### flow/constraint.sdc
create_clock -name core_clock -period 9.01 [get_ports {clk}]
set_input_delay 1.8020 -clock core_clock [delete_from_list [all_inputs] [get_ports {clk}]]
set_output_delay 1.8020 -clock core_clock [all_outputs]
set_load 0.01 [all_outputs]
### flow/run.sh
#!/bin/bash
# the make line also repeats each setting of config.mk as NAME=value (left out here)
make -C /OpenROAD-flow-scripts/flow DESIGN_CONFIG=/design/flow/config.mk WORK_HOME=/design/flow/orfs CLKGATE_MAP_FILE= finish
### flow/design.v
module multiplier  #(parameter width = 16)
   ( input    signed  [width-1 : 0] multiplicand,
     input    signed  [width-1 : 0] multiplier,   
     output   signed  [2 * width - 1 : 0] product
   ) ;
   assign  product = multiplicand * multiplier ;
endmodule
module  adder  #(parameter width = 32)  
		( input   signed [width-1 : 0] a ,
		  input   signed [width-1 : 0] b , 
		  output  signed [width-1 : 0] sum
		) ;
    assign   sum = a + b ;
endmodule
module accumulator #(parameter width = 32) 
	(input    clk,
     	 input    ena,
         input    reset,
         input	  signed [width - 1 : 0] acc_in,
   	 output   reg signed [width - 1 : 0] acc_out
	) ;
   always @(posedge clk) begin
      if (reset)  acc_out <= 0 ;
      else if (ena) acc_out <= acc_in ;
   end
endmodule
module mac_demo(input    clk, 
           input    reset, 
           input    ena,
   	   input    signed [16-1 : 0] k,
           input    signed [16-1 : 0] x,   
           output   signed [2 * 16 - 1 : 0] acc_out
          ) ;
           wire     signed [2 * 16 - 1 : 0] p ;
           wire     signed [2 * 16 - 1 : 0] acc_in ;
   multiplier  #(.width(16)) mult_0(.multiplicand(k),
                                          .multiplier(x),
                       			  .product(p)
                			  ) ;
   adder     #(.width(2*16)) add_0(.a(p),
                			 .b(acc_out),
                			 .sum(acc_in)
               				) ;
   accumulator  #(.width(2*16))  acc_0(.clk(clk),
                   			     .reset(reset),
                   			     .ena(ena),
                   			     .acc_in(acc_in),
                   			     .acc_out(acc_out)
                   			) ;
endmodule
### flow/config.mk
export PLATFORM = sky130hd
export DESIGN_NAME = mac_demo
export DESIGN_NICKNAME = mac_demo
export VERILOG_FILES = /design/flow/design.v
export SDC_FILE = /design/flow/constraint.sdc
export NUM_CORES = 4
export LEC_CHECK = 0
export CAP_MARGIN = 20
export CELL_PAD_IN_SITES_DETAIL_PLACEMENT = 2
export CORE_ASPECT_RATIO = 0.54
export CORE_MARGIN = 9
export CORE_UTILIZATION = 39
export CTS_CLUSTER_SIZE = 15
export GPL_ROUTABILITY_DRIVEN = 1
export GPL_TIMING_DRIVEN = 1
export MAX_ROUTING_LAYER = met4
export PLACE_DENSITY_LB_ADDON = 0.22
export SETUP_SLACK_MARGIN = -0.19
export SLEW_MARGIN = 40
export TNS_END_PERCENT = 60
==> results of run 1 <==
[layout make-up]
cell class	instances	area, um2	share of cell area, %
Multi-Input combinational cell	890	9960	74.2
Inverter	341	1280	9.54
Timing Repair Buffer	92	856	6.38
Sequential cell	32	641	4.77
Tap cell	408	510	3.80
Clock buffer	5	125	0.932
Clock inverter	3	42.5	0.317
Antenna cell	3	7.51	0.0559
[layer usage]
| layer | wire [um] | up-vias |
|---|---|---|
| li1 | - | 3965 |
| met1 | 22000 | 5359 |
| met2 | 26500 | 589 |
| met3 | 5420 | 218 |
| met4 | 3020 | 0 |
| met5 | 0 | - |
[through the flow]
step	area, um2	std cells	hold slack (ps)	worst slack (ps)	utilization [%]
6_report	13400	1774	525	157	44.9
5_1_grt	13400	1774	546	25.3	44.9
4_1_cts	13400	1771	529	284	44.9
3_5_place_dp	13200	1763	521	13.1	44.3
3_3_place_gp	13200	1763	484	599	44.3
2_1_floorplan	12000	1305	493	1520	-
==> flow_summary.toml, run 1 <==
# flow metrics
[synth]
yosysMostFrequentCell = "inv_1"
synth-async-reset-ratio_pct = 0
ys_chip_area_um2 = 12000
common_cells = "341 x inv_1, 292 x fa_1, 145 x nand2_1"
ys_seq_share_pct = 5.32
syn_area_um2 = 12000
fp_nets = 1730
ys.flops = 32
ys_sh_simple_pct = 14.5
netlist_instances = 1305
synthTopLogicFamily = "adder cells"
ys_sh_xor_pct = 2.33
ys_cells = 1305
ff_type = "dfxtp_1"
edf_count = 0
ys_top_cells_by_area = "fa_1 49%, inv_1 11%, ha_1 10%, and2_1 6.3%, dfxtp_1 5.3%"
top_area_cell = "fa_1"
avgSynthCellArea_um2 = 9.22
synth_cell_type_count = 59
ys_sh_mux_pct = 0.759
ys.warnings.count = 1
adder_share_pct = 58.8
top_area_share_pct = 48.6
compound_area_share_pct = 6.43

[floorplan]
initCoreUtil_pct = 40.3
rows = 46
die_h_um = 147
die_w_um = 257
die_area_um2 = 37800
ios = 67
core_area_um2 = 29900

[clock_tree]
clkTransAtPathRegs_ps = 60
clockBufferDepth = 2
cts_resized = 0
cts_sinks = 32
hold_buffers = 0
htreeDepth = 2
cts-buffers-inserted = 5
cts_root_buffer = "clkbuf_16"
cts_tree = "built"
clk_latency_ps = 290
post_cts_buffers = 0

[hold_path]
hold_class = "reg -> reg"
min_to = "acc_0.acc_out[25]$_SDFFE_PP0P_"
worstHoldStart = "acc_0.acc_out[25]$_SDFFE_PP0P_"
hold_path_depth = 2

[setup_path]
crit_slowest_cell = "clkdlybuf4s50_1"
r2r-end = "acc_0.acc_out[28]$_SDFFE_PP0P_"
crit_path_max_incr_delay_ps = 770
reg2reg_from = "acc_0.acc_out[15]$_SDFFE_PP0P_"
path_class = "in -> reg"
crit_chain = "clkdlybuf4s50_1 > and2_1 > fa_1 > inv_1 > fa_1 > fa_1 > inv_1 > fa_1 > fa_1 > inv_1 > fa_1 > inv_1 > ha_1 > a211oi_1 > a41oi_4 > a21oi_2 > nor2b_2 > o31ai_1 > mux2_1 > a311o_1"
r2r_slack_ps = 2980
path_max_fanout = 16
cp-start-kind = "primary input"
crit_start = "x[4]"
path_common_cell = "fa_1"
worstRegToRegCells = 18
critPathBufInv = 5
crit_path_end_kind = "register"
crit_family = "adder cells"
cp.depth = 20
arrival_ps = 9020
crit_end = "acc_0.acc_out[18]$_SDFFE_PP0P_"
required_ps = 9180

[run]
drv_cap = 0
warning_count = 26

[global_routing]
grt_pass1_vias = 11400
antenna_found_initial = 1
use_met3_pct = 7.87
met1_usage_pct = 35.3
busiest_layer = "met2"
grt_max_degree = 35
overflow = 0
track_usage_pct = 28.0
grt_pass1_wl_um = 76900
met2_usage_pct = 44.0

[placed_design]
routabilityCongestion = 0.899
port-buffer-count = 66
dp_hpwl_um = 45400

[final_timing]
fin_crit_sh_pct = 98.3
setup_viol = 0
final.min_clock_period_ps = 8850
finalHoldViolCount = 0
grt_setup_unrepaired = "no"
setup-tns-final_ps = 0
clock_skew_ps = 6.74
worst_slew_pin_slew_ps = 823
fmaxAchievable_ghz = 0.113
relSlewSlack_pct = 45.0
slew_violations = 0

[drt]
wl_per_cell_um = 32.1
drt-total-wl_um = 56900
drc = 0
num_vias = 10100
drt_iter0_drc = 891
postRouteAntennaNets = 0
drt_pass1_iterations = 5
viasPerCell = 5.71

[run_status]
status = "finished clean"

[cells_and_area]
nNetsFinal = 1787
nFillCells = 3203
area_growth_pct = 11.5
==> inputs of run 2 (changes only) <==
Settings changed: ABC_AREA from default to 1, CELL_PAD_IN_SITES_DETAIL_PLACEMENT 2 to default, CORE_ASPECT_RATIO 0.54 to default, CORE_MARGIN 9 to 2, CORE_UTILIZATION 39 to 67, CTS_CLUSTER_DIAMETER from default to 268, CTS_CLUSTER_SIZE 15 to 95, GPL_ROUTABILITY_DRIVEN 1 to default, GPL_TIMING_DRIVEN 1 to default, MAX_ROUTING_LAYER met4 to default, PLACE_DENSITY from default to 0.4, PLACE_DENSITY_LB_ADDON 0.22 to default, SETUP_SLACK_MARGIN -0.19 to default, SLEW_MARGIN 40 to 20, TNS_END_PERCENT 60 to 15.
Clock period 9.01 ns to 5.07 ns, I/O delays scaled along.
==> run 2 against run 1 <==
  * Area after synthesis is 6.9% higher
  * Synthesized cell count up 29%
  * Die area decreased by 46%
  * The flow now stops in global routing
==> flow_summary.toml, run 2 <==
# flow metrics
[synth]
ff_type = "dfxtp_1"
synthTopLogicFamily = "adder cells"
ys_sh_simple_pct = 17.5
ys_seq_share_pct = 4.98
top_area_share_pct = 45.5
ys_sh_mux_pct = 0
synth-async-reset-ratio_pct = 0
ys_cells = 1688
ys_top_cells_by_area = "fa_1 45%, inv_1 16%, nand2_1 11%, ha_1 9.5%, dfxtp_1 5.0%"
ys_sh_xor_pct = 0.885
top_area_cell = "fa_1"
synth_cell_type_count = 34
common_cells = "537 x inv_1, 378 x nand2_1, 292 x fa_1"
avgSynthCellArea_um2 = 7.62
ys.flops = 32
compound_area_share_pct = 3.84
yosysMostFrequentCell = "inv_1"
edf_count = 0
fp_nets = 2113
netlist_instances = 1688
adder_share_pct = 55.0
ys_chip_area_um2 = 12900
ys.warnings.count = 1
syn_area_um2 = 12900

[floorplan]
core_area_um2 = 18800
die_w_um = 143
initCoreUtil_pct = 68.5
die_area_um2 = 20300
die_h_um = 143
ios = 67
rows = 50

[clock_tree]
htreeDepth = 2
cts-buffers-inserted = 5
cts_root_buffer = "clkbuf_16"
hold_buffers = 0
cts_sinks = 32
clockBufferDepth = 2

[placed_design]
dp_cells = 2098
port-buffer-count = 66
dp_hpwl_um = 30900
dpl_worst_slack_ps = -1730
placed_cell_area_um2 = 15100
routabilityCongestion = 0.997

[global_routing]
overflow = 45
track_usage_pct = 76.0

[run_status]
lastStage = "global routing"
tool.error = "[ERROR GRT-0232] Routing congestion too high. Check the congestion heatmap in the GUI."
status = "aborted with a tool error"
## run 2: through the flow
stage / setup TNS, ps / utilization [%] / hold slack [ps]
2_1_floorplan: -15860 / - / 542
3_3_place_gp: -35760 / 80.6 / 537
3_5_place_dp: -37370 / 80.6 / 552
4_1_cts: -18020 / 89.3 / 565
## run 2: repair_timing
action                     4_1_cts
buffers inserted                57
pin swaps                      125
hold endpoints to repair         0
gates cloned                     8
setup endpoints to repair       25
resized                        339
## run 2: layer usage
| metal | overflow | track usage, % |
|---|---|---|
| met1 | 2 | 75.9 |
| met2 | 21 | 89.2 |
| met3 | 3 | 65.6 |
| met4 | 19 | 68.9 |
| met5 | 0 | 59.1 |
==> inputs of run 3 (changes only) <==
Settings changed: ABC_AREA 1 to default, CORE_UTILIZATION 67 to 70, CTS_CLUSTER_DIAMETER 268 to 42, CTS_CLUSTER_SIZE 95 to 79, HOLD_SLACK_MARGIN from default to 0.27, PLACE_DENSITY 0.4 to default, SETUP_SLACK_MARGIN from default to 1.02, SLEW_MARGIN 20 to 40, TNS_END_PERCENT 15 to 40.
Clock period 5.07 ns to 3.9 ns, I/O delays scaled along.
==> run 3 against run 2 <==
  * Now fails the layout checks on negative setup slack
  * Area after synthesis down 6.4%
  * Die area is 10% lower
  * Synthesized cell count is 23% lower
==> flow_summary.toml, run 3 <==
# flow metrics
[final_timing]
setup-tns-final_ps = -53580
grt_setup_unrepaired = "yes"
setup_viol = 28
fin_crit_sh_pct = 169
final.min_clock_period_ps = 6610
clock_skew_ps = 13.5
slew_violations = 0
finalHoldViolCount = 0
relSlewSlack_pct = 44.5
fin_ws_ps = -2710
worst_slew_pin_slew_ps = 831
fmaxAchievable_ghz = 0.151

[floorplan]
initCoreUtil_pct = 72.1
core_area_um2 = 16700
die_area_um2 = 18300
die_h_um = 135
ios = 67
die_w_um = 135
rows = 47

[synth]
compound_area_share_pct = 6.43
yosysMostFrequentCell = "inv_1"
ys_seq_share_pct = 5.32
ys.warnings.count = 1
ys_sh_xor_pct = 2.33
ys_cells = 1305
ys_chip_area_um2 = 12000
fp_nets = 1730
synth_cell_type_count = 59
ys_top_cells_by_area = "fa_1 49%, inv_1 11%, ha_1 10%, and2_1 6.3%, dfxtp_1 5.3%"
avgSynthCellArea_um2 = 9.22
top_area_share_pct = 48.6
edf_count = 0
syn_area_um2 = 12000
top_area_cell = "fa_1"
ys.flops = 32
common_cells = "341 x inv_1, 292 x fa_1, 145 x nand2_1"
ys_sh_simple_pct = 14.5
ys_sh_mux_pct = 0.759
netlist_instances = 1305
ff_type = "dfxtp_1"
synth-async-reset-ratio_pct = 0
adder_share_pct = 58.8
synthTopLogicFamily = "adder cells"

[setup_path]
crit_start = "k[15]"
crit_end = "acc_0.acc_out[24]$_SDFFE_PP0P_"
critPathBufInv = 8
reg2reg_from = "acc_0.acc_out[15]$_SDFFE_PP0P_"
crit_path_max_incr_delay_ps = 750
path_class = "in -> reg"
crit_slowest_cell = "fa_1"
cp-start-kind = "primary input"
r2r_slack_ps = -1720
worstRegToRegCells = 18
path_max_fanout = 13
crit_chain = "clkbuf_4 > buf_8 > nand2_2 > fa_1 > inv_1 > fa_1 > inv_1 > fa_1 > inv_1 > fa_1 > fa_1 > inv_1 > fa_1 > inv_1 > ha_4 > nand2_1 > o31ai_4 > buf_4 > a31oi_4 > nor2_4 > o21ai_2 > or4_1 > nand3_1"
cp.depth = 23
required_ps = 4120
r2r-end = "acc_0.acc_out[28]$_SDFFE_PP0P_"
crit_family = "adder cells"
path_common_cell = "fa_1"
crit_path_end_kind = "register"
arrival_ps = 6830

[hold_path]
min_to = "acc_0.acc_out[15]$_SDFFE_PP0P_"
worstHoldStart = "acc_0.acc_out[15]$_SDFFE_PP0P_"
hold_path_depth = 3
hold_class = "reg -> reg"

[cells_and_area]
nNetsFinal = 1983
stdcell_count = 1779
area_growth_pct = 28.0
nFillCells = 625

[global_routing]
grt_max_degree = 31
overflow = 0
antenna_found_initial = 1
grt_pass1_vias = 11900
track_usage_pct = 42.3
grt_pass1_wl_um = 58500

[drt]
n_antenna_cell = 0
wl_per_cell_um = 23.6
drt-total-wl_um = 42100
postRouteAntennaNets = 0
viasPerCell = 6.22
drt_iter0_drc = 1000
drc = 0
num_vias = 11100
drt_pass1_iterations = 7

[clock_tree]
htreeDepth = 2
clkTransAtPathRegs_ps = 60
clockBufferDepth = 2
clk_latency_ps = 290
cts_tree = "built"
cts_root_buffer = "clkbuf_16"
cts_sinks = 32
cts-buffers-inserted = 5

[run]
warning_count = 31
drv_cap = 0

[run_status]
status = "complete, but fails checks"
so_faults = "negative setup slack"

[placed_design]
dp_hpwl_um = 27600
routabilityCongestion = 0.904
dp_cells = 1739
port-buffer-count = 66
==> run 3: layout make-up <==
type	instances	area [um2]	area share (%)
tap	220	275	1.79
inverter	341	1280	8.33
sequential	32	641	4.16
multi-input combinational	890	10700	69.2
clock inverter	2	35.0	0.227
timing repair buffer	288	2380	15.5
clock buffer	6	129	0.837
==> run 3: per-layer routing <==
layer  vias to the layer above  part of all wire [%]  wire length [um]  global-route usage (%)
li1                       4355                     -                 -                       -
met1                      5382                    31             12900                    45.2
met2                       900                    49             20800                    76.2
met3                       428                   8.9              3730                    8.82
met4                         0                    11              4620                    26.6
met5                         -                     0                 0                       0
==> run 3: per-stage QoR <==
| step | setup WS [ps] | utilization (%) | cell area (um2) | hold slack, ps |
|---|---|---|---|---|
| 2_1_floorplan | -2290 | - | 12300 | 493 |
| 3_3_place_gp | -3060 | 86.4 | 14400 | 575 |
| 3_5_place_dp | -3240 | 86.4 | 14400 | 579 |
| 4_1_cts | -2380 | 90.2 | 15100 | 588 |
| 5_1_grt | -2990 | 92.2 | 15400 | 622 |
| 6_report | -2710 | 92.2 | 15400 | 598 |
==> run 3: repair_timing <==
item,4_1_cts,5_1_grt
hold endpoints to repair,0,0
endpoints found under the setup margin,30,30
resized,210,105
pin swaps,90,62
setup buffers,26,6
hold buffers,0,0
==> inputs of run 4 (changes only) <==
Settings changed: ABC_AREA from default to 1, CAP_MARGIN 20 to 0, CORE_ASPECT_RATIO from default to 1.53, CORE_UTILIZATION 70 to 57, CTS_CLUSTER_DIAMETER 42 to 348, CTS_CLUSTER_SIZE 79 to 98, HOLD_SLACK_MARGIN 0.27 to default, PLACE_DENSITY from default to 0.41, SETUP_SLACK_MARGIN 1.02 to default, SLEW_MARGIN 40 to 20, TNS_END_PERCENT 40 to default.
Clock period 3.9 ns to 3.91 ns, I/O delays scaled along.
==> run 4 against run 3 <==
  * The layout still fails its checks (negative setup slack)
  * Routed wire length up 9.9%
  * Via count up 12%
  * Worst setup slack better by 790 ps
  * Clock skew down 2.9 ps
  * Synthesized cell count up 29%
  * Core utilization down 8.3 points
  * Area after synthesis up 6.9%
  * Critical path type unchanged
  * Critical endpoint is now acc_0.acc_out[29]$_SDFFE_PP0P_
  * Largest cell class unchanged
==> flow_summary.toml, run 4 <==
# flow metrics
[placed_design]
dp_cells = 2169
placed_cell_area_um2 = 16000
port-buffer-count = 66
dp_hpwl_um = 30900
routabilityCongestion = 0.941

[drt]
drt-total-wl_um = 46200
viasPerCell = 5.39
drt_iter0_drc = 907
n_antenna_cell = 0
drc = 0
drt_pass1_iterations = 6
wl_per_cell_um = 20.1
postRouteAntennaNets = 0
num_vias = 12400

[synth]
ys.flops = 32
ys_cells = 1688
top_area_cell = "fa_1"
adder_share_pct = 55.0
synthTopLogicFamily = "adder cells"
ys.warnings.count = 1
fp_nets = 2113
yosysMostFrequentCell = "inv_1"
avgSynthCellArea_um2 = 7.62
ys_sh_xor_pct = 0.885
netlist_instances = 1688
ys_sh_simple_pct = 17.5
syn_area_um2 = 12900
common_cells = "537 x inv_1, 378 x nand2_1, 292 x fa_1"
ff_type = "dfxtp_1"
compound_area_share_pct = 3.84
ys_seq_share_pct = 4.98
synth-async-reset-ratio_pct = 0
top_area_share_pct = 45.5
ys_chip_area_um2 = 12900
synth_cell_type_count = 34
edf_count = 0
ys_top_cells_by_area = "fa_1 45%, inv_1 16%, nand2_1 11%, ha_1 9.5%, dfxtp_1 5.0%"
ys_sh_mux_pct = 0

[final_timing]
clock_skew_ps = 10.5
relSlewSlack_pct = 41.9
fmaxAchievable_ghz = 0.172
setup_viol = 29
worst_slew_pin_slew_ps = 868
finalHoldViolCount = 0
holdWs_ps = 541
fin_crit_sh_pct = 149
slew_violations = 0
final.min_clock_period_ps = 5830
fin_ws_ps = -1920
setup-tns-final_ps = -43770
grt_setup_unrepaired = "yes"

[clock_tree]
clk_latency_ps = 300
clkTransAtPathRegs_ps = 60
cts_root_buffer = "clkbuf_16"
cts_tree = "built"
cts-buffers-inserted = 5
cts_sinks = 32
htreeDepth = 2
clockBufferDepth = 2

[floorplan]
die_w_um = 125
die_h_um = 190
ios = 67
rows = 68
die_area_um2 = 23800
core_area_um2 = 22400
initCoreUtil_pct = 57.5

[setup_path]
r2r_slack_ps = -580
path_max_fanout = 4
worstRegToRegCells = 19
r2r-end = "acc_0.acc_out[24]$_SDFFE_PP0P_"
reg2reg_from = "acc_0.acc_out[15]$_SDFFE_PP0P_"
cp.depth = 26
crit_family = "adder cells"
path_common_cell = "fa_1"
critPathBufInv = 10
crit_slowest_cell = "fa_1"
arrival_ps = 6020
crit_end = "acc_0.acc_out[29]$_SDFFE_PP0P_"
crit_start = "k[6]"
crit_path_max_incr_delay_ps = 550
path_class = "in -> reg"
required_ps = 4110
crit_path_end_kind = "register"
cp-start-kind = "primary input"

[hold_path]
worstHoldStart = "acc_0.acc_out[0]$_SDFFE_PP0P_"
hold_path_depth = 2
hold_class = "reg -> reg"
min_to = "acc_0.acc_out[0]$_SDFFE_PP0P_"

[global_routing]
antenna_found_initial = 0
grt_pass1_vias = 13700
grt_max_degree = 31
grt_pass1_wl_um = 71500
track_usage_pct = 38.8
overflow = 0

[run]
warning_count = 31
drv_cap = 0

[cells_and_area]
nNetsFinal = 2442
area_growth_pct = 46.1
finalInstanceArea_um2 = 18800
stdcell_count = 2298

[run_status]
so_faults = "negative setup slack"
status = "complete, but fails checks"
==> run 4: through the flow <==
stage | util [%] | setup WS (ps)
3_5_place_dp | 71.3 | -2640
5_1_grt | 83.9 | -2070
4_1_cts | 81.7 | -1820
2_1_floorplan | - | -1820
3_3_place_gp | 71.3 | -2620
6_report | 83.9 | -1920
==> run 4: layout make-up <==
class | count | area (um2)
Multi-Input combinational cell | 1049 | 11500
Timing Repair Buffer | 390 | 4050
Fill cell | 1262 | 3590
Inverter | 539 | 2050
Sequential cell | 32 | 641
Tap cell | 280 | 350
Clock buffer | 7 | 153
Clock inverter | 1 | 30.0
==> run 4: routing by layer <==
layer	wire [um]	up-vias	share of wire (%)	global-route usage (%)
met5	0	-	0	0
met4	4040	0	8.7	23.7
met3	2990	285	6.5	5.06
met2	23300	655	50	68.2
met1	15900	6006	34	44.9
li1	-	5437	-	-
==> run 4: timing repair <==
item | 4_1_cts | 5_1_grt
resized | 449 | 140
setup endpoints to repair | 29 | 29
hold buffers | 0 | 0
setup buffers | 87 | 33
gates cloned | 16 | 0
pin swaps | 190 | 143
==> inputs of run 5 (changes only) <==
Settings changed: ABC_AREA 1 to default, CAP_MARGIN 0 to 20, CORE_ASPECT_RATIO 1.53 to default, CORE_UTILIZATION 57 to 18, CTS_CLUSTER_DIAMETER 348 to default, CTS_CLUSTER_SIZE 98 to default, PLACE_DENSITY 0.41 to default.
Clock period 3.91 ns to 11.2 ns, I/O delays scaled along.
==> run 5 against run 4 <==
  * The run now finishes clean
  * Register-to-register slack improved by 6200 ps
  * Routed wire length fell by 39%
  * Clock-buffer cell count fell by 1
  * First-iteration DRC count fell by 45%
  * Die area rose to 2.9 times the previous value
  * Global-route usage fell by 30 points
  * Critical path type unchanged
  * Highest routed layer unchanged
==> flow_summary.toml, run 5 <==
# flow metrics
[synth]
ys_sh_simple_pct = 14.5
yosysMostFrequentCell = "inv_1"
avgSynthCellArea_um2 = 9.22
syn_area_um2 = 12000
ys_sh_mux_pct = 0.759
adder_share_pct = 58.8
fp_nets = 1730
ys.warnings.count = 1
top_area_cell = "fa_1"
ys_seq_share_pct = 5.32
ff_type = "dfxtp_1"
ys_cells = 1305
synthTopLogicFamily = "adder cells"
compound_area_share_pct = 6.43
ys_sh_xor_pct = 2.33
ys_top_cells_by_area = "fa_1 49%, inv_1 11%, ha_1 10%, and2_1 6.3%, dfxtp_1 5.3%"
netlist_instances = 1305
synth-async-reset-ratio_pct = 0
ys.flops = 32
synth_cell_type_count = 59
top_area_share_pct = 48.6
edf_count = 0
common_cells = "341 x inv_1, 292 x fa_1, 145 x nand2_1"
ys_chip_area_um2 = 12000

[setup_path]
cp.depth = 21
cp-start-kind = "primary input"
arrival_ps = 8940
critPathBufInv = 5
path_class = "in -> reg"
crit_start = "k[11]"
r2r-end = "acc_0.acc_out[28]$_SDFFE_PP0P_"
reg2reg_from = "acc_0.acc_out[15]$_SDFFE_PP0P_"
crit_chain = "clkdlybuf4s50_1 > and2_1 > fa_1 > inv_1 > fa_1 > inv_1 > fa_1 > fa_1 > fa_1 > inv_1 > fa_1 > inv_1 > ha_1 > a211o_1 > a2111oi_2 > o31ai_1 > a311oi_1 > o21ai_1 > o31ai_1 > xor2_1 > o21ai_0"
path_max_fanout = 16
crit_end = "acc_0.acc_out[28]$_SDFFE_PP0P_"
worstRegToRegCells = 18
required_ps = 11360
crit_path_end_kind = "register"
crit_family = "adder cells"
crit_path_max_incr_delay_ps = 820
r2r_slack_ps = 5640
crit_slowest_cell = "clkdlybuf4s50_1"
path_common_cell = "fa_1"

[cells_and_area]
flop_area_um2 = 641
final_util_pct = 20.9
finalInstanceArea_um2 = 13800
nFillCells = 7248
area_growth_pct = 14.8
nNetsFinal = 1770
combGateArea_um2 = 9960

[drt]
drc = 0
drt_iter0_drc = 500
drt-total-wl_um = 28100
viasPerCell = 3.89
num_vias = 8596
drt_pass1_iterations = 5
n_antenna_cell = 0
postRouteAntennaNets = 0
wl_per_cell_um = 12.7

[placed_design]
dpl_worst_slack_ps = 2170
dp_hpwl_um = 24800
port-buffer-count = 66
routabilityCongestion = 0.795
placed_cell_area_um2 = 13700

[hold_path]
min_to = "acc_0.acc_out[15]$_SDFFE_PP0P_"
hold_path_depth = 2
hold_class = "reg -> reg"
worstHoldStart = "acc_0.acc_out[15]$_SDFFE_PP0P_"

[run_status]
status = "finished clean"

[final_timing]
holdWs_ps = 498
fmaxAchievable_ghz = 0.114
grt_setup_unrepaired = "no"
slew_violations = 0
setup-tns-final_ps = 0
fin_ws_ps = 2430
relSlewSlack_pct = 44.4
worst_slew_pin_slew_ps = 832
setup_viol = 0
finalHoldViolCount = 0
clock_skew_ps = 10.7
final.min_clock_period_ps = 8770
fin_crit_sh_pct = 78.3

[global_routing]
grt_pass1_wl_um = 47800
antenna_found_initial = 0
track_usage_pct = 8.55
overflow = 0
grt_max_degree = 35
grt_pass1_vias = 9025

[floorplan]
die_w_um = 263
rows = 94
core_area_um2 = 66000
die_area_um2 = 68900
initCoreUtil_pct = 18.2
ios = 67
die_h_um = 263

[clock_tree]
cts_root_buffer = "clkbuf_16"
cts_sinks = 32
clockBufferDepth = 2
cts_tree = "built"
clkTransAtPathRegs_ps = 60
cts-buffers-inserted = 5
cts_resized = 0
htreeDepth = 2
clk_latency_ps = 300
post_cts_buffers = 0
hold_buffers = 0

[run]
drv_cap = 0
warning_count = 26
-- run 5: layout make-up --
cell class,count,share of cell area (%)
clock buffers,6,0.933
clock inverters,1,0.0362
inverters,341,9.26
multi-input cells,890,72.0
flip-flops and latches,32,4.64
well taps,864,7.82
repair buffers,75,5.27
-- run 5: per-stage QoR --
step                      instances
after floorplan                1305
after global placement         2202
after detailed placement       2202
after CTS                      2209
after global routing           2209
final                          2209
-- run 5: layer usage --
| layer | part of all wire [%] | track usage, % | up-vias |
|---|---|---|---|
| met1 | 48 | 12.4 | 4466 |
| met5 | 0 | 0 | - |
| met2 | 47 | 13.7 | 189 |
| met3 | 4.9 | 1.34 | 17 |
| li1 | - | - | 3924 |
| met4 | 0.65 | 0.885 | 0 |
==> inputs of run 6 (changes only) <==
Settings changed: CELL_PAD_IN_SITES_DETAIL_PLACEMENT from default to 2, CELL_PAD_IN_SITES_GLOBAL_PLACEMENT from default to 2, CORE_ASPECT_RATIO from default to 1.1, CORE_UTILIZATION 18 to 40, CTS_CLUSTER_DIAMETER from default to 289, CTS_CLUSTER_SIZE from default to 41, SETUP_SLACK_MARGIN from default to 0.96.
Clock period 11.2 ns to 7.0 ns, I/O delays scaled along.
==> run 6 against run 5 <==
  * Worst setup slack worse by 2600 ps
  * Sequential cell count unchanged
  * Core utilization grew 33 points
  * Global-route usage increased by 23 points
  * Die area down 54%
  * The layout now fails its checks (negative setup slack)
  * Clock skew up 1.3 ps
  * Area after synthesis unchanged
  * Critical path depth did not move
  * Worst hold slack gained 16 ps
  * Synthesized cell count did not move
==> flow_summary.toml, run 6 <==
# flow metrics
[run_status]
status = "complete, but fails checks"
so_faults = "negative setup slack"

[drt]
wl_per_cell_um = 26.8
n_antenna_cell = 0
drt_iter0_drc = 436
postRouteAntennaNets = 0
drt-total-wl_um = 52000
drc = 0
viasPerCell = 5.34
drt_pass1_iterations = 5
num_vias = 10400

[synth]
ys.flops = 32
synth-async-reset-ratio_pct = 0
ys_top_cells_by_area = "fa_1 49%, inv_1 11%, ha_1 10%, and2_1 6.3%, dfxtp_1 5.3%"
adder_share_pct = 58.8
edf_count = 0
ys_sh_mux_pct = 0.759
top_area_cell = "fa_1"
ys_sh_simple_pct = 14.5
synthTopLogicFamily = "adder cells"
synth_cell_type_count = 59
ys.warnings.count = 1
avgSynthCellArea_um2 = 9.22
netlist_instances = 1305
yosysMostFrequentCell = "inv_1"
fp_nets = 1730
ys_sh_xor_pct = 2.33
ys_cells = 1305
common_cells = "341 x inv_1, 292 x fa_1, 145 x nand2_1"
ys_seq_share_pct = 5.32
compound_area_share_pct = 6.43
ff_type = "dfxtp_1"
syn_area_um2 = 12000
top_area_share_pct = 48.6
ys_chip_area_um2 = 12000

[hold_path]
hold_class = "reg -> reg"
worstHoldStart = "acc_0.acc_out[25]$_SDFFE_PP0P_"
min_to = "acc_0.acc_out[25]$_SDFFE_PP0P_"
hold_path_depth = 2

[cells_and_area]
nNetsFinal = 1993
area_growth_pct = 32.6
stdcell_count = 1943

[clock_tree]
cts_sinks = 32
clockBufferDepth = 2
cts-buffers-inserted = 5
clkTransAtPathRegs_ps = 50
cts_root_buffer = "clkbuf_16"
clk_latency_ps = 300
htreeDepth = 2
cts_tree = "built"

[final_timing]
relSlewSlack_pct = 45.9
setup-tns-final_ps = -428
fin_crit_sh_pct = 102
clock_skew_ps = 12.1
finalHoldViolCount = 0
setup_viol = 6
holdWs_ps = 514
slew_violations = 0
grt_setup_unrepaired = "yes"
final.min_clock_period_ps = 7140
fmaxAchievable_ghz = 0.140
fin_ws_ps = -142
worst_slew_pin_slew_ps = 811

[placed_design]
port-buffer-count = 66
routabilityCongestion = 0.825
dp_cells = 1878
dp_hpwl_um = 36300

[setup_path]
r2r_slack_ps = 1390
cp-start-kind = "primary input"
crit_end = "acc_0.acc_out[28]$_SDFFE_PP0P_"
path_class = "in -> reg"
reg2reg_from = "acc_0.acc_out[15]$_SDFFE_PP0P_"
required_ps = 7160
arrival_ps = 7300
r2r-end = "acc_0.acc_out[28]$_SDFFE_PP0P_"
path_common_cell = "fa_1"
crit_chain = "buf_2 > buf_6 > buf_6 > and2_4 > fa_1 > fa_1 > fa_1 > fa_1 > fa_1 > inv_2 > fa_1 > inv_2 > ha_4 > o21a_4 > a2111oi_4 > o31ai_4 > a311oi_2 > o21ai_2 > o31ai_2 > xor2_1 > o21ai_1"
worstRegToRegCells = 18
crit_family = "adder cells"
critPathBufInv = 5
crit_slowest_cell = "fa_1"
cp.depth = 21
path_max_fanout = 3
crit_path_end_kind = "register"
crit_start = "k[2]"
crit_path_max_incr_delay_ps = 580

[global_routing]
antenna_found_initial = 1
grt_max_degree = 35
overflow = 0
grt_pass1_vias = 12500
track_usage_pct = 31.5
grt_pass1_wl_um = 72800

[floorplan]
die_w_um = 169
die_area_um2 = 31500
rows = 66
initCoreUtil_pct = 40.7
core_area_um2 = 29600
ios = 67
die_h_um = 186

[run]
drv_cap = 0
warning_count = 31
## run 6: stage by stage
step	util (%)	worst slack [ps]	cell area (um2)
after floorplan	-	190	12400
after global placement	49.2	-681	14500
after detailed placement	49.2	-823	14500
after CTS	52.0	15.7	15400
after global routing	54.0	-293	16000
final	54.0	-142	16000
## run 6: final cells by class
class,instances,area [um2]
clock inverter,1,30.0
multi-input combinational,890,10700
inverter,341,1280
timing repair buffer,298,2650
fill,3013,13600
sequential,32,641
tap,374,468
clock buffer,7,153
## run 6: per-layer routing
metal / vias to the layer above / routed length [um] / GRT usage, %
li1: 4375 / - / -
met3: 179 / 1460 / 3.08
met2: 325 / 29500 / 64.7
met1: 5501 / 17700 / 32.1
met5: - / 0 / 0
met4: 0 / 3330 / 12.9
## run 6: repair_timing
action	CTS	global route
pin swaps	87	70
endpoints found under the setup margin	25	23
gates cloned	1	0
hold buffers	0	0
resized	247	139
setup buffers	37	19
==> inputs of run 7 (changes only) <==
Settings changed: CORE_ASPECT_RATIO 1.1 to default, CORE_MARGIN 2 to 9, CORE_UTILIZATION 40 to 48, CTS_CLUSTER_DIAMETER 289 to 343, CTS_CLUSTER_SIZE 41 to 37, HOLD_SLACK_MARGIN from default to 0.05, MIN_ROUTING_LAYER from default to met2, PLACE_DENSITY_LB_ADDON from default to 0.04, SETUP_SLACK_MARGIN 0.96 to 2.24, SLEW_MARGIN 20 to 40.
Clock period 7.0 ns to 11.2 ns, I/O delays scaled along.
==> run 7 against run 6 <==
  * Worst setup slack improved by 2400 ps
  * Critical endpoint unchanged
  * Global-route usage increased by 17 points
  * Routed wire length decreased by 4.6%
  * Highest routed layer is now met5
  * The run now finishes clean
  * Area after synthesis unchanged
  * Non-clock buffer count decreased by 224
  * Final cell count decreased by 14%
  * Clock-buffer cell count decreased by 2
==> flow_summary.toml, run 7 <==
# flow metrics
[run_status]
status = "finished clean"

[setup_path]
crit_chain = "clkdlybuf4s15_1 > nand2_1 > fa_1 > fa_1 > inv_1 > fa_1 > fa_1 > inv_1 > fa_1 > fa_1 > inv_1 > ha_1 > o21a_1 > a2111oi_2 > o31ai_1 > a311oi_1 > o21ai_1 > o31ai_1 > xor2_1 > o21ai_0"
path_max_fanout = 16
crit_family = "adder cells"
r2r-end = "acc_0.acc_out[28]$_SDFFE_PP0P_"
critPathBufInv = 4
crit_slowest_cell = "clkdlybuf4s15_1"
cp-start-kind = "primary input"
required_ps = 11370
worstRegToRegCells = 18
crit_path_max_incr_delay_ps = 740
crit_path_end_kind = "register"
arrival_ps = 9150
path_common_cell = "fa_1"
path_class = "in -> reg"
r2r_slack_ps = 5260
crit_end = "acc_0.acc_out[28]$_SDFFE_PP0P_"
reg2reg_from = "acc_0.acc_out[15]$_SDFFE_PP0P_"
cp.depth = 20
crit_start = "k[13]"

[synth]
ys_seq_share_pct = 5.32
fp_nets = 1730
adder_share_pct = 58.8
edf_count = 0
ys.warnings.count = 1
syn_area_um2 = 12000
ys_top_cells_by_area = "fa_1 49%, inv_1 11%, ha_1 10%, and2_1 6.3%, dfxtp_1 5.3%"
compound_area_share_pct = 6.43
ys_sh_simple_pct = 14.5
avgSynthCellArea_um2 = 9.22
synthTopLogicFamily = "adder cells"
synth-async-reset-ratio_pct = 0
ys_sh_xor_pct = 2.33
yosysMostFrequentCell = "inv_1"
netlist_instances = 1305
synth_cell_type_count = 59
top_area_cell = "fa_1"
top_area_share_pct = 48.6
ff_type = "dfxtp_1"
ys_sh_mux_pct = 0.759
common_cells = "341 x inv_1, 292 x fa_1, 145 x nand2_1"
ys_chip_area_um2 = 12000
ys_cells = 1305
ys.flops = 32

[floorplan]
die_area_um2 = 31100
rows = 57
die_w_um = 176
ios = 67
core_area_um2 = 24500
die_h_um = 176
initCoreUtil_pct = 49.2

[final_timing]
finalHoldViolCount = 0
setup_viol = 0
setup-tns-final_ps = 0
holdWs_ps = 542
relSlewSlack_pct = 39.1
fmaxAchievable_ghz = 0.111
fin_ws_ps = 2220
worst_slew_pin_slew_ps = 911
clock_skew_ps = 12.2
final.min_clock_period_ps = 8980
grt_setup_unrepaired = "yes"
slew_violations = 0
fin_crit_sh_pct = 80.2

[drt]
postRouteAntennaNets = 0
viasPerCell = 8.02
wl_per_cell_um = 29.7
drt_iter0_drc = 3469
num_vias = 13400
drt-total-wl_um = 49600
drt_pass1_iterations = 10
drc = 0

[placed_design]
dpl_worst_slack_ps = 1780
port-buffer-count = 66
routabilityCongestion = 0.864
placed_cell_area_um2 = 13000
dp_cells = 1656
dp_hpwl_um = 36400

[global_routing]
met1_usage_pct = 0
busiest_layer = "met2"
use_met3_pct = 53.8
grt_pass1_wl_um = 74900
grt_pass1_vias = 16800
met2_usage_pct = 63.0
antenna_found_initial = 0
grt_max_degree = 35
overflow = 0
track_usage_pct = 48.6

[hold_path]
min_to = "acc_0.acc_out[29]$_SDFFE_PP0P_"
worstHoldStart = "acc_0.acc_out[29]$_SDFFE_PP0P_"
hold_class = "reg -> reg"
hold_path_depth = 2

[clock_tree]
cts-buffers-inserted = 5
cts_root_buffer = "clkbuf_16"
clockBufferDepth = 2
cts_tree = "built"
clk_latency_ps = 310
htreeDepth = 2
cts_sinks = 32
clkTransAtPathRegs_ps = 60

[cells_and_area]
nFillCells = 2536
finalInstanceArea_um2 = 13100
area_growth_pct = 9.16
final_util_pct = 53.7
nNetsFinal = 1769
stdcell_count = 1671

[run]
drv_cap = 0
warning_count = 27
[run 7: timing repair]
action | 4_1_cts | 5_1_grt
endpoints found under the setup margin | 6 | 10
pin swaps | 0 | 0
hold buffers | 0 | 0
gates resized | 17 | 38
buffers inserted | 0 | 4
gates cloned | 0 | 0
[run 7: area by class of cell]
| class | count | area, um2 | share of cell area [%] |
|---|---|---|---|
| Antenna cell | 2 | 5.00 | 0.0381 |
| Clock buffer | 5 | 125 | 0.952 |
| Clock inverter | 3 | 18.8 | 0.143 |
| Inverter | 341 | 1290 | 9.80 |
| Multi-Input combinational cell | 890 | 9960 | 75.8 |
| Sequential cell | 32 | 641 | 4.88 |
| Tap cell | 324 | 405 | 3.09 |
| Timing Repair Buffer | 74 | 693 | 5.28 |
[run 7: per-layer routing]
layer,up-vias,share of wire (%)
met5,-,0.17
met3,827,34
met1,4498,0
li1,3910,-
met2,4166,51
met4,4,15
==> inputs of run 8 (changes only) <==
Settings changed: CELL_PAD_IN_SITES_DETAIL_PLACEMENT 2 to default, CELL_PAD_IN_SITES_GLOBAL_PLACEMENT 2 to default, CORE_ASPECT_RATIO from default to 1.01, CORE_MARGIN 9 to 2, CORE_UTILIZATION 48 to 72, CTS_CLUSTER_DIAMETER 343 to 27, CTS_CLUSTER_SIZE 37 to 80, GPL_ROUTABILITY_DRIVEN from default to 0, GPL_TIMING_DRIVEN from default to 1, HOLD_SLACK_MARGIN 0.05 to default, MAX_ROUTING_LAYER from default to met4, MIN_ROUTING_LAYER met2 to default, PLACE_DENSITY_LB_ADDON 0.04 to 0.03, SETUP_SLACK_MARGIN 2.24 to 1.81, SLEW_MARGIN 40 to 35, TNS_END_PERCENT from default to 50.
Clock period 11.2 ns to 6.73 ns, I/O delays scaled along.
==> run 8 against run 7 <==
  * The layout now fails its checks (negative setup slack)
  * First-iteration DRC count decreased by 73%
  * Die area decreased by 43%
  * Area after synthesis unchanged
  * Via count decreased by 17%
  * Register-to-register slack got worse by 4500 ps
  * Largest cell class unchanged
==> flow_summary.toml, run 8 <==
# flow metrics
[run_status]
status = "complete, but fails checks"
so_faults = "negative setup slack"

[global_routing]
overflow = 0
busiest_layer = "met2"
antenna_found_initial = 1
grt_pass1_vias = 12000
grt_pass1_wl_um = 59700
met2_usage_pct = 79.4
use_met3_pct = 7.33
grt_max_degree = 35
met1_usage_pct = 48.2
track_usage_pct = 45.2

[clock_tree]
clkTransAtPathRegs_ps = 60
cts_root_buffer = "clkbuf_16"
hold_buffers = 0
cts_tree = "built"
htreeDepth = 2
cts_sinks = 32
clockBufferDepth = 2
cts-buffers-inserted = 5
clk_latency_ps = 290

[hold_path]
min_to = "acc_0.acc_out[29]$_SDFFE_PP0P_"
hold_path_depth = 2
hold_class = "reg -> reg"
worstHoldStart = "acc_0.acc_out[29]$_SDFFE_PP0P_"

[setup_path]
crit_family = "adder cells"
cp-start-kind = "primary input"
path_max_fanout = 5
crit_slowest_cell = "fa_1"
crit_path_end_kind = "register"
reg2reg_from = "acc_0.acc_out[15]$_SDFFE_PP0P_"
crit_end = "acc_0.acc_out[25]$_SDFFE_PP0P_"
critPathBufInv = 8
r2r-end = "acc_0.acc_out[25]$_SDFFE_PP0P_"
r2r_slack_ps = 770
required_ps = 6890
path_class = "in -> reg"
crit_path_max_incr_delay_ps = 710
worstRegToRegCells = 19
cp.depth = 23
crit_chain = "buf_4 > buf_6 > buf_6 > and2_4 > fa_1 > inv_2 > fa_2 > fa_2 > inv_2 > fa_2 > fa_1 > inv_1 > fa_1 > inv_2 > ha_4 > a211oi_2 > o21bai_1 > buf_4 > a221oi_2 > o21ai_4 > a221oi_2 > xor2_1 > o21ai_0"
arrival_ps = 7620
crit_start = "k[7]"

[final_timing]
relSlewSlack_pct = 50.6
setup_viol = 15
fin_ws_ps = -727
slew_violations = 0
fmaxAchievable_ghz = 0.134
clock_skew_ps = 4.56
worst_slew_pin_slew_ps = 740
fin_crit_sh_pct = 111
finalHoldViolCount = 0
grt_setup_unrepaired = "yes"
final.min_clock_period_ps = 7460

[floorplan]
core_area_um2 = 16400
die_w_um = 133
initCoreUtil_pct = 73.3
die_h_um = 134
die_area_um2 = 17800
ios = 67
rows = 47

[drt]
wl_per_cell_um = 24.4
viasPerCell = 6.35
drt_pass1_iterations = 8
num_vias = 11200
postRouteAntennaNets = 0
drt_iter0_drc = 948
drt-total-wl_um = 42800
drc = 0

[cells_and_area]
stdcell_count = 1755
flop_area_um2 = 641
nFillCells = 577
nNetsFinal = 1958
area_growth_pct = 25.6
combGateArea_um2 = 10500

[synth]
top_area_share_pct = 48.6
fp_nets = 1730
top_area_cell = "fa_1"
ys_cells = 1305
synthTopLogicFamily = "adder cells"
yosysMostFrequentCell = "inv_1"
ys.flops = 32
ys_sh_xor_pct = 2.33
edf_count = 0
syn_area_um2 = 12000
ys_top_cells_by_area = "fa_1 49%, inv_1 11%, ha_1 10%, and2_1 6.3%, dfxtp_1 5.3%"
netlist_instances = 1305
ys_seq_share_pct = 5.32
compound_area_share_pct = 6.43
synth-async-reset-ratio_pct = 0
adder_share_pct = 58.8
ys_chip_area_um2 = 12000
synth_cell_type_count = 59
common_cells = "341 x inv_1, 292 x fa_1, 145 x nand2_1"
avgSynthCellArea_um2 = 9.22
ys_sh_simple_pct = 14.5
ff_type = "dfxtp_1"
ys.warnings.count = 1
ys_sh_mux_pct = 0.759

[placed_design]
port-buffer-count = 66
dp_cells = 1717
dpl_worst_slack_ps = -922
dp_hpwl_um = 27300

[run]
drv_cap = 0
warning_count = 29
[run 8: final cells by class]
type | count | share of cell area [%]
diodes | 1 | 0.0166
clock buffers | 5 | 0.828
clock inverters | 3 | 0.282
inverters | 341 | 8.49
multi-input cells | 890 | 69.6
flip-flops and latches | 32 | 4.24
well taps | 220 | 1.82
repair buffers | 263 | 14.7
[run 8: timing repair]
| item | CTS | global route |
|---|---|---|
| setup endpoints to repair | 28 | 28 |
| pin swaps | 122 | 51 |
| buffers inserted | 23 | 6 |
| hold endpoints to repair | 0 | 0 |
| resized | 226 | 46 |
[run 8: metrics by stage]
stage / setup TNS (ps) / instance area (um2) / hold slack [ps] / utilization (%)
6_report: -5220 / 15100 / 516 / 92.1
5_1_grt: -8370 / 15100 / 528 / 92.1
4_1_cts: -187 / 14900 / 506 / 90.9
3_5_place_dp: -10950 / 14200 / 495 / 86.9
3_3_place_gp: -9340 / 14200 / 499 / 86.9
2_1_floorplan: -25.7 / 12300 / 493 / -
[run 8: per-layer routing]
metal / vias to the layer above / wire length (um)
met5: - / 0
met4: 0 / 5020
met3: 496 / 4450
met2: 1010 / 20700
met1: 5335 / 12700
li1: 4309 / -
==> inputs of run 9 (changes only) <==
Settings changed: CTS_CLUSTER_DIAMETER 27 to 216, HOLD_SLACK_MARGIN from default to -0.1, MAX_ROUTING_LAYER met4 to met5, PLACE_DENSITY from default to 0.35, PLACE_DENSITY_LB_ADDON 0.03 to default, SETUP_SLACK_MARGIN 1.81 to -0.33.
Clock period 6.73 ns to 6.19 ns, I/O delays scaled along.
==> run 9 against run 8 <==
  * Still fails the layout checks on negative setup slack
  * Non-clock buffer count is 14 lower
  * Clock skew is 0.85 ps lower
  * Clock-buffer cell count stayed put
  * Register-to-register slack better by 20 ps
  * Sequential cell count stayed put
  * Design area is 2.0% lower
  * Die area stayed put
==> flow_summary.toml, run 9 <==
# flow metrics
[global_routing]
busiest_layer = "met2"
track_usage_pct = 39.1
use_met3_pct = 5.59
met1_usage_pct = 44.6
overflow = 0
grt_pass1_vias = 11400
grt_pass1_wl_um = 54000
antenna_found_initial = 0
met2_usage_pct = 69.8
grt_max_degree = 35

[floorplan]
core_area_um2 = 16400
die_w_um = 133
die_area_um2 = 17800
ios = 67
die_h_um = 134
rows = 47
initCoreUtil_pct = 73.3

[setup_path]
path_max_fanout = 6
required_ps = 6350
path_class = "in -> reg"
crit_path_max_incr_delay_ps = 550
r2r-end = "acc_0.acc_out[28]$_SDFFE_PP0P_"
cp-start-kind = "primary input"
crit_start = "k[12]"
reg2reg_from = "acc_0.acc_out[15]$_SDFFE_PP0P_"
crit_chain = "buf_2 > buf_4 > and2_1 > fa_1 > fa_1 > inv_1 > fa_1 > inv_1 > fa_1 > fa_1 > inv_1 > fa_1 > inv_1 > ha_4 > buf_4 > o21a_1 > nor2_1 > o31ai_4 > a311oi_4 > o21ai_2 > o31ai_2 > xor2_1 > o21ai_1"
arrival_ps = 6950
crit_slowest_cell = "fa_1"
crit_path_end_kind = "register"
r2r_slack_ps = 790
crit_family = "adder cells"
cp.depth = 23
critPathBufInv = 7
crit_end = "acc_0.acc_out[28]$_SDFFE_PP0P_"
worstRegToRegCells = 18
path_common_cell = "fa_1"

[hold_path]
worstHoldStart = "acc_0.acc_out[15]$_SDFFE_PP0P_"
min_to = "acc_0.acc_out[15]$_SDFFE_PP0P_"
hold_class = "reg -> reg"
hold_path_depth = 2

[clock_tree]
cts_root_buffer = "clkbuf_16"
clockBufferDepth = 2
clk_latency_ps = 290
cts_sinks = 32
clkTransAtPathRegs_ps = 60
htreeDepth = 2
cts_tree = "built"
cts-buffers-inserted = 5

[run_status]
status = "complete, but fails checks"
so_faults = "negative setup slack"

[final_timing]
relSlewSlack_pct = 50.1
final.min_clock_period_ps = 6790
worst_slew_pin_slew_ps = 748
setup_viol = 18
holdWs_ps = 501
slew_violations = 0
grt_setup_unrepaired = "yes"
finalHoldViolCount = 0
fmaxAchievable_ghz = 0.147
clock_skew_ps = 3.71
fin_ws_ps = -601
fin_crit_sh_pct = 110

[synth]
ys.flops = 32
avgSynthCellArea_um2 = 9.22
ff_type = "dfxtp_1"
synth_cell_type_count = 59
syn_area_um2 = 12000
ys_sh_xor_pct = 2.33
synth-async-reset-ratio_pct = 0
synthTopLogicFamily = "adder cells"
ys_sh_mux_pct = 0.759
ys_cells = 1305
common_cells = "341 x inv_1, 292 x fa_1, 145 x nand2_1"
netlist_instances = 1305
ys_top_cells_by_area = "fa_1 49%, inv_1 11%, ha_1 10%, and2_1 6.3%, dfxtp_1 5.3%"
ys_chip_area_um2 = 12000
compound_area_share_pct = 6.43
edf_count = 0
ys.warnings.count = 1
fp_nets = 1730
yosysMostFrequentCell = "inv_1"
ys_sh_simple_pct = 14.5
top_area_share_pct = 48.6
ys_seq_share_pct = 5.32
adder_share_pct = 58.8
top_area_cell = "fa_1"

[cells_and_area]
combGateArea_um2 = 10400
flop_area_um2 = 641
area_growth_pct = 23.1
final_util_pct = 90.3
nNetsFinal = 1944
nFillCells = 731

[drt]
postRouteAntennaNets = 0
num_vias = 10300
wl_per_cell_um = 21.1
drc = 0
viasPerCell = 5.93
drt_pass1_iterations = 6
drt-total-wl_um = 36800
drt_iter0_drc = 749
n_antenna_cell = 0

[run]
drv_cap = 0
warning_count = 31

[placed_design]
dpl_worst_slack_ps = -1490
dp_hpwl_um = 27200
port-buffer-count = 66
run 9: cell type report:
class | instances | share of cell area, %
Multi-Input combinational cell | 890 | 70.3
Timing Repair Buffer | 249 | 13.9
Inverter | 341 | 8.64
Sequential cell | 32 | 4.32
Tap cell | 220 | 1.86
Clock buffer | 5 | 0.845
Clock inverter | 3 | 0.160
run 9: layer usage:
layer	part of all wire (%)	routed length (um)
met1	33	12200
met2	51	18900
met3	6.7	2460
met4	8.7	3200
met5	0	0
run 9: what timing repair did:
action                                  in CTS  in global routing
endpoints found under the setup margin      20                 15
pin swaps                                   58                 72
gates resized                              183                107
setup buffers                               18                 14
hold buffers                                 0                  0
run 9: stage by stage:
step	setup TNS, ps	std cells	cell area (um2)
2_1_floorplan	-2480	1305	12100
3_3_place_gp	-19720	1713	14100
3_5_place_dp	-21950	1713	14100
6_report	-6610	1740	14800
4_1_cts	-4590	1731	14500
5_1_grt	-8290	1740	14800
==> inputs of run 10 (changes only) <==
Settings changed: CORE_ASPECT_RATIO 1.01 to 1.07, CORE_UTILIZATION 72 to 70, CTS_CLUSTER_DIAMETER 216 to default, CTS_CLUSTER_SIZE 80 to default, GPL_ROUTABILITY_DRIVEN 0 to 1, HOLD_SLACK_MARGIN -0.1 to default, MAX_ROUTING_LAYER met5 to met4, PLACE_DENSITY 0.35 to default, SETUP_SLACK_MARGIN -0.33 to 0.96, TNS_END_PERCENT 50 to default.
Clock period 6.19 ns to 6.16 ns, I/O delays scaled along.
==> run 10 against run 9 <==
  * The layout still fails its checks (negative setup slack)
  * Via count up 12%
  * Sequential share of layout area decreased by 0.25 points
  * Core utilization increased by 3.3 points
  * Sequential cell count stayed put
==> flow_summary.toml, run 10 <==
# flow metrics
[run_status]
status = "complete, but fails checks"
so_faults = "negative setup slack"

[final_timing]
clock_skew_ps = 5.56
fin_crit_sh_pct = 116
finalHoldViolCount = 0
relSlewSlack_pct = 41.2
grt_setup_unrepaired = "yes"
fmaxAchievable_ghz = 0.139
slew_violations = 0
setup-tns-final_ps = -15560
worst_slew_pin_slew_ps = 881
final.min_clock_period_ps = 7170
setup_viol = 21
holdWs_ps = 546
fin_ws_ps = -1010

[floorplan]
ios = 67
rows = 49
die_area_um2 = 18300
die_w_um = 131
die_h_um = 140
core_area_um2 = 16800
initCoreUtil_pct = 71.6

[clock_tree]
htreeDepth = 2
hold_buffers = 0
cts_sinks = 32
cts-buffers-inserted = 5
cts_tree = "built"
clkTransAtPathRegs_ps = 60
cts_root_buffer = "clkbuf_16"
clk_latency_ps = 290
clockBufferDepth = 2

[synth]
ys_seq_share_pct = 5.32
ff_type = "dfxtp_1"
adder_share_pct = 58.8
netlist_instances = 1305
ys_cells = 1305
synthTopLogicFamily = "adder cells"
ys_sh_mux_pct = 0.759
edf_count = 0
ys.warnings.count = 1
compound_area_share_pct = 6.43
top_area_share_pct = 48.6
avgSynthCellArea_um2 = 9.22
ys_sh_xor_pct = 2.33
common_cells = "341 x inv_1, 292 x fa_1, 145 x nand2_1"
ys_top_cells_by_area = "fa_1 49%, inv_1 11%, ha_1 10%, and2_1 6.3%, dfxtp_1 5.3%"
syn_area_um2 = 12000
fp_nets = 1730
top_area_cell = "fa_1"
synth-async-reset-ratio_pct = 0
synth_cell_type_count = 59
ys_chip_area_um2 = 12000
ys_sh_simple_pct = 14.5
ys.flops = 32
yosysMostFrequentCell = "inv_1"

[setup_path]
worstRegToRegCells = 16
crit_end = "acc_0.acc_out[28]$_SDFFE_PP0P_"
r2r-end = "acc_0.acc_out[29]$_SDFFE_PP0P_"
crit_chain = "buf_6 > buf_8 > buf_6 > and2_4 > fa_1 > inv_1 > fa_1 > inv_1 > fa_1 > inv_1 > fa_1 > fa_1 > fa_1 > inv_2 > ha_4 > o21a_4 > a2111oi_4 > o31ai_2 > a311oi_2 > o21ai_2 > o31ai_2 > xor2_1 > o21ai_1"
crit_path_end_kind = "register"
cp.depth = 23
crit_family = "adder cells"
path_max_fanout = 6
path_common_cell = "fa_1"
arrival_ps = 7320
reg2reg_from = "acc_0.acc_out[13]$_SDFFE_PP0P_"
crit_path_max_incr_delay_ps = 690
required_ps = 6320
crit_slowest_cell = "fa_1"
path_class = "in -> reg"
crit_start = "x[3]"
critPathBufInv = 7
r2r_slack_ps = 410
cp-start-kind = "primary input"

[global_routing]
antenna_found_initial = 5
met1_usage_pct = 48.0
track_usage_pct = 45.8
use_met3_pct = 10.1
met2_usage_pct = 76.6
busiest_layer = "met2"
grt_pass1_wl_um = 61200
grt_pass1_vias = 12200
grt_max_degree = 35
overflow = 0

[hold_path]
hold_class = "reg -> reg"
hold_path_depth = 2
worstHoldStart = "acc_0.acc_out[15]$_SDFFE_PP0P_"
min_to = "acc_0.acc_out[15]$_SDFFE_PP0P_"

[cells_and_area]
nFillCells = 548
finalInstanceArea_um2 = 15700
nNetsFinal = 1973
area_growth_pct = 30.6

[drt]
num_vias = 11600
drt_pass1_iterations = 6
drt-total-wl_um = 49000
postRouteAntennaNets = 0
drc = 0
viasPerCell = 6.48
drt_iter0_drc = 1345
wl_per_cell_um = 27.5

[placed_design]
dp_hpwl_um = 27300
placed_cell_area_um2 = 14400
routabilityCongestion = 0.936
port-buffer-count = 66
dpl_worst_slack_ps = -1350

[run]
drv_cap = 0
warning_count = 31
[run 10: cell type report]
type | count | area (um2) | area share [%]
clock inverters | 2 | 16.3 | 0.104
multi-input cells | 890 | 10800 | 68.9
flip-flops and latches | 32 | 641 | 4.08
diodes | 7 | 17.5 | 0.111
repair buffers | 278 | 2510 | 16.0
well taps | 229 | 287 | 1.82
clock buffers | 6 | 129 | 0.820
inverters | 341 | 1280 | 8.16
[run 10: metrics by stage]
stage               cells  utilization [%]
floorplan            1305                -
global placement     1727             85.5
detailed placement   1727             85.5
CTS                  1767             90.9
global route         1784             93.5
finish               1785             93.5
[run 10: repair_timing]
action	CTS	global route
endpoints found under the setup margin	27	27
setup buffers	31	11
resized	282	102
cloned	1	0
pin swaps	114	68
[run 10: layer usage]
layer / part of all wire (%) / routed length, um
met5: 0 / 0
met4: 13 / 6160
met3: 14 / 6670
met2: 46 / 22400
met1: 28 / 13800
==> inputs of run 11 (changes only) <==
Settings changed: CORE_ASPECT_RATIO 1.07 to default, CORE_UTILIZATION 70 to 40, GPL_ROUTABILITY_DRIVEN 1 to default, GPL_TIMING_DRIVEN 1 to default, MAX_ROUTING_LAYER met4 to default, SETUP_SLACK_MARGIN 0.96 to default, SLEW_MARGIN 35 to 20.
Clock period 6.16 ns to 5.61 ns, I/O delays scaled along.
==> run 11 against run 10 <==
  * The layout still fails its checks (negative setup slack)
  * Routed wire length decreased by 35%
  * Sequential share of layout area decreased by 0.051 points
  * Worst setup slack improved by 36 ps
  * Largest cell class unchanged
  * Highest routed layer unchanged
==> flow_summary.toml, run 11 <==
# flow metrics
[run_status]
status = "complete, but fails checks"
so_faults = "negative setup slack"

[synth]
ys_seq_share_pct = 5.32
compound_area_share_pct = 6.43
ys.flops = 32
ys_cells = 1305
yosysMostFrequentCell = "inv_1"
ys_top_cells_by_area = "fa_1 49%, inv_1 11%, ha_1 10%, and2_1 6.3%, dfxtp_1 5.3%"
synth-async-reset-ratio_pct = 0
ys.warnings.count = 1
ys_sh_simple_pct = 14.5
fp_nets = 1730
common_cells = "341 x inv_1, 292 x fa_1, 145 x nand2_1"
ff_type = "dfxtp_1"
ys_sh_xor_pct = 2.33
top_area_share_pct = 48.6
edf_count = 0
synthTopLogicFamily = "adder cells"
netlist_instances = 1305
adder_share_pct = 58.8
ys_sh_mux_pct = 0.759
avgSynthCellArea_um2 = 9.22
syn_area_um2 = 12000
synth_cell_type_count = 59
top_area_cell = "fa_1"
ys_chip_area_um2 = 12000

[global_routing]
grt_pass1_wl_um = 52600
antenna_found_initial = 0
track_usage_pct = 21.2
overflow = 0
grt_pass1_vias = 10300
grt_max_degree = 35

[final_timing]
setup_viol = 21
final.min_clock_period_ps = 6580
fin_crit_sh_pct = 117
clock_skew_ps = 8.09
setup-tns-final_ps = -13000
grt_setup_unrepaired = "yes"
finalHoldViolCount = 0
relSlewSlack_pct = 50.0
worst_slew_pin_slew_ps = 749
fin_ws_ps = -972
slew_violations = 0
holdWs_ps = 500
fmaxAchievable_ghz = 0.152

[placed_design]
dpl_worst_slack_ps = -1780
routabilityCongestion = 0.833
dp_hpwl_um = 27200
placed_cell_area_um2 = 14500
port-buffer-count = 66

[floorplan]
die_area_um2 = 31500
initCoreUtil_pct = 40.6
die_h_um = 177
die_w_um = 177
core_area_um2 = 29600
ios = 67
rows = 63

[hold_path]
min_to = "acc_0.acc_out[15]$_SDFFE_PP0P_"
hold_class = "reg -> reg"
worstHoldStart = "acc_0.acc_out[15]$_SDFFE_PP0P_"
hold_path_depth = 2

[setup_path]
reg2reg_from = "acc_0.acc_out[15]$_SDFFE_PP0P_"
path_max_fanout = 6
r2r-end = "acc_0.acc_out[28]$_SDFFE_PP0P_"
r2r_slack_ps = 250
crit_family = "adder cells"
crit_path_end_kind = "register"
cp.depth = 22
critPathBufInv = 6
crit_chain = "buf_6 > buf_6 > and2_4 > fa_1 > inv_1 > fa_1 > inv_2 > fa_1 > fa_1 > fa_1 > inv_2 > fa_1 > inv_2 > ha_4 > a211o_1 > a2111oi_4 > o31ai_2 > a311oi_2 > o21ai_2 > o31ai_2 > xor2_1 > o21ai_1"
cp-start-kind = "primary input"
required_ps = 5760
crit_start = "x[4]"
path_class = "in -> reg"
crit_end = "acc_0.acc_out[28]$_SDFFE_PP0P_"
arrival_ps = 6730
crit_slowest_cell = "fa_1"
worstRegToRegCells = 18
crit_path_max_incr_delay_ps = 570
path_common_cell = "fa_1"

[run]
warning_count = 29
drv_cap = 0

[clock_tree]
cts_root_buffer = "clkbuf_16"
clk_latency_ps = 280
clockBufferDepth = 2
cts_tree = "built"
htreeDepth = 2
cts_sinks = 32
cts-buffers-inserted = 5
hold_buffers = 0
clkTransAtPathRegs_ps = 60

[drt]
n_antenna_cell = 0
drc = 0
drt_iter0_drc = 386
drt-total-wl_um = 31900
drt_pass1_iterations = 4
num_vias = 9376
viasPerCell = 4.81
wl_per_cell_um = 16.4
postRouteAntennaNets = 0

[cells_and_area]
area_growth_pct = 32.2
nNetsFinal = 1984
finalInstanceArea_um2 = 15900
## run 11: layout make-up
class	instances	area, um2
clock inverter	3	23.8
tap	390	488
timing repair buffer	289	2590
inverter	341	1280
multi-input combinational	890	10800
fill	2781	13700
clock buffer	5	125
sequential	32	641
## run 11: through the flow
| step | utilization [%] | instances |
|---|---|---|
| 2_1_floorplan | - | 1305 |
| 3_5_place_dp | 48.9 | 1884 |
| 4_1_cts | 51.5 | 1926 |
| 5_1_grt | 53.7 | 1950 |
| 6_report | 53.7 | 1950 |
| 3_3_place_gp | 48.9 | 1884 |
## run 11: timing repair
action                     in CTS  in global routing
pin swaps                     125                138
cloned                          2                  0
gates resized                 222                181
setup endpoints to repair      25                 24
setup buffers                  33                 39
## run 11: per-layer routing
layer / part of all wire (%) / track usage [%] / wire length [um] / vias to the layer above
li1: - / - / - / 4359
met1: 43 / 28.3 / 13700 / 4824
met2: 53 / 38.3 / 16900 / 160
met3: 2.5 / 1.67 / 804 / 33
met4: 1.7 / 3.42 / 534 / 0
met5: 0 / 0 / 0 / -
